==> flow/design.v <==
`timescale 1ns/100ps
module conv(
           input Aclk,
           input rst,
           input [7:0] Xin,
           input [7:0] Kin,
           output reg [7:0] Rout,
           output reg result_done
       );
reg [7:0] pattern [9-1:0];
reg [4:0] daddr;
wire pattern_done;
reg [7:0] kernel [4-1:0];
reg [4:0] kaddr;
wire kernel_done;
reg [7:0] result [4-1:0];
reg [4:0] out_cnt;
integer i;
assign pattern_done = (daddr-1>=9) ? 1'd1 : 1'd0;
always@(posedge Aclk)
begin
    if(rst)
    begin
        for(i=0;i<9;i=i+1)
        begin
            pattern[i] <= 7'd0;
        end
        daddr <= 5'd1;   
    end
    else
    begin
        if(pattern_done)
        begin
            pattern[daddr] <= pattern[daddr];
            daddr <= daddr;
        end
        else
        begin
            pattern[daddr-1] <= Xin;
            daddr <= daddr + 5'd1;
        end
    end
end
assign kernel_done = (kaddr-1>=4) ? 1'd1 : 1'd0;
always@(posedge Aclk)
begin
    if(rst)
    begin
        for(i=0;i<4;i=i+1)
        begin
            kernel[i] <= 7'd0;
        end
        kaddr <= 5'd1;
    end
    else
    begin
        if(kernel_done)
        begin
            kernel[kaddr] <= kernel[kaddr];
            kaddr <= kaddr;
        end
        else
        begin
            kernel[kaddr-1] <= Kin;
            kaddr <= kaddr + 5'd1;
        end
    end
end
always@(*)
begin
    if(rst)
    begin
        for(i=0;i<4;i=i+1)
        begin
            result[i] = 7'd0;
        end
    end
    else
    begin
        if(pattern_done & kernel_done)
        begin
            result[0] = pattern[0]*kernel[0] + pattern[1]*kernel[1] + pattern[3]*kernel[2] + pattern[4]*kernel[3];
            result[1] = pattern[1]*kernel[0] + pattern[2]*kernel[1] + pattern[4]*kernel[2] + pattern[5]*kernel[3];
            result[2] = pattern[3]*kernel[0] + pattern[4]*kernel[1] + pattern[6]*kernel[2] + pattern[7]*kernel[3];
            result[3] = pattern[4]*kernel[0] + pattern[5]*kernel[1] + pattern[7]*kernel[2] + pattern[8]*kernel[3];
        end
        else
        begin
            for(i=0;i<4;i=i+1)
            begin
                result[i] = 7'd0;
            end
        end
    end
end
always@(posedge Aclk)
begin
    if(rst)
    begin
        result_done <= 1'd0;
    end
    else
    begin
        if(pattern_done & kernel_done)
        begin
            result_done <= 1'd1;
        end
        else
        begin
            result_done <= result_done;
        end
    end
end
always@(posedge Aclk)
begin
    if(rst)
    begin
        Rout <= 7'd0;
        out_cnt <= 5'd1;
    end
    else
    begin
        if(pattern_done & kernel_done)
        begin
            out_cnt <= out_cnt + 5'd1;
            Rout <= result[out_cnt-1];
        end
        else
        begin
            out_cnt <= 5'd1;
            Rout <= 5'd0;
        end
    end
end
endmodule
make LEC_CHECK=0 ABC_AREA=0 CAP_MARGIN=15 CELL_PAD_IN_SITES_DETAIL_PLACEMENT=1 CORE_ASPECT_RATIO=0.89 CORE_MARGIN=7 CORE_UTILIZATION=70 CTS_CLUSTER_SIZE=50 GPL_TIMING_DRIVEN=0 MAX_ROUTING_LAYER=met4 SLEW_MARGIN=20 TNS_END_PERCENT=10 finish   # period 4.33 ns
run.sh (not shown) runs the stock make flow with config.mk's settings and CLKGATE_MAP_FILE=.
The starting point stopped in 3_5_place_dp.
Then changed:
==> flow/config.mk (replaced) <==
export PLATFORM = sky130hd
export DESIGN_NAME = conv
export DESIGN_NICKNAME = conv
export VERILOG_FILES = /design/flow/design.v
export SDC_FILE = /design/flow/constraint.sdc
export NUM_CORES = 4
export LEC_CHECK = 0
export CAP_MARGIN = 20
export CORE_MARGIN = 2
export CORE_UTILIZATION = 63
export SLEW_MARGIN = 20
==> flow/constraint.sdc (replaced) <==
create_clock -name core_clock -period 4.36 [get_ports {Aclk}]
set_input_delay 0.8720 -clock core_clock [delete_from_list [all_inputs] [get_ports {Aclk}]]
set_output_delay 0.8720 -clock core_clock [all_outputs]
set_load 0.01 [all_outputs]
Result:
- Now the flow finished but failed the layout checks on setup timing
- area after synthesis is unchanged
- synthesized cell count is unchanged
- die area came out lower by 0.62%
Then changed:
--- a/flow/config.mk
+++ b/flow/config.mk
@@ -10 +10,2 @@
-export CORE_UTILIZATION = 63
+export CORE_UTILIZATION = 64
+export SETUP_SLACK_MARGIN = 1.85
==> flow/constraint.sdc (replaced) <==
create_clock -name core_clock -period 6.99 [get_ports {Aclk}]
set_input_delay 1.3980 -clock core_clock [delete_from_list [all_inputs] [get_ports {Aclk}]]
set_output_delay 1.3980 -clock core_clock [all_outputs]
set_load 0.01 [all_outputs]
Result: The new run completed with no timing, DRC or antenna violations. Register-to-register slack gets better by 2.6 ns. Global-route usage came out lower by 1.1 points. Routed wire length came out lower by 2.8%.
Then changed:
--- a/flow/config.mk
+++ b/flow/config.mk
@@ -10,2 +10,2 @@
-export CORE_UTILIZATION = 64
-export SETUP_SLACK_MARGIN = 1.85
+export CORE_UTILIZATION = 72
+export PLACE_DENSITY_LB_ADDON = 0.0
==> flow/constraint.sdc (replaced) <==
create_clock -name core_clock -period 6.5 [get_ports {Aclk}]
set_input_delay 1.3000 -clock core_clock [delete_from_list [all_inputs] [get_ports {Aclk}]]
set_output_delay 1.3000 -clock core_clock [all_outputs]
set_load 0.01 [all_outputs]
Result: This time the run finished but failed the layout checks on setup timing. Design area goes up by 3.3%. Clock skew hardly moves. Fmax goes down by 1.7%. Via count goes up by 6.2%. Worst setup slack loses 0.61 ns. Die size goes down by 11%.
Then changed:
--- a/flow/config.mk
+++ b/flow/config.mk
@@ -10,2 +10 @@
-export CORE_UTILIZATION = 72
-export PLACE_DENSITY_LB_ADDON = 0.0
+export CORE_UTILIZATION = 52
==> flow/constraint.sdc (replaced) <==
create_clock -name core_clock -period 4.88 [get_ports {Aclk}]
set_input_delay 0.9760 -clock core_clock [delete_from_list [all_inputs] [get_ports {Aclk}]]
set_output_delay 0.9760 -clock core_clock [all_outputs]
set_load 0.01 [all_outputs]
What happened: The new run reached the layout checks and failed them: setup timing; non-clock buffer count rises by 16; die area rises by 38%; design area rises by 1.4%; worst setup slack degrades by 1.4 ns; worst hold slack hardly moves; clock-buffer cell count rises by 1; utilization falls by 24 points; register-to-register slack degrades by 1.4 ns; routed wire length rises by 0.43%.
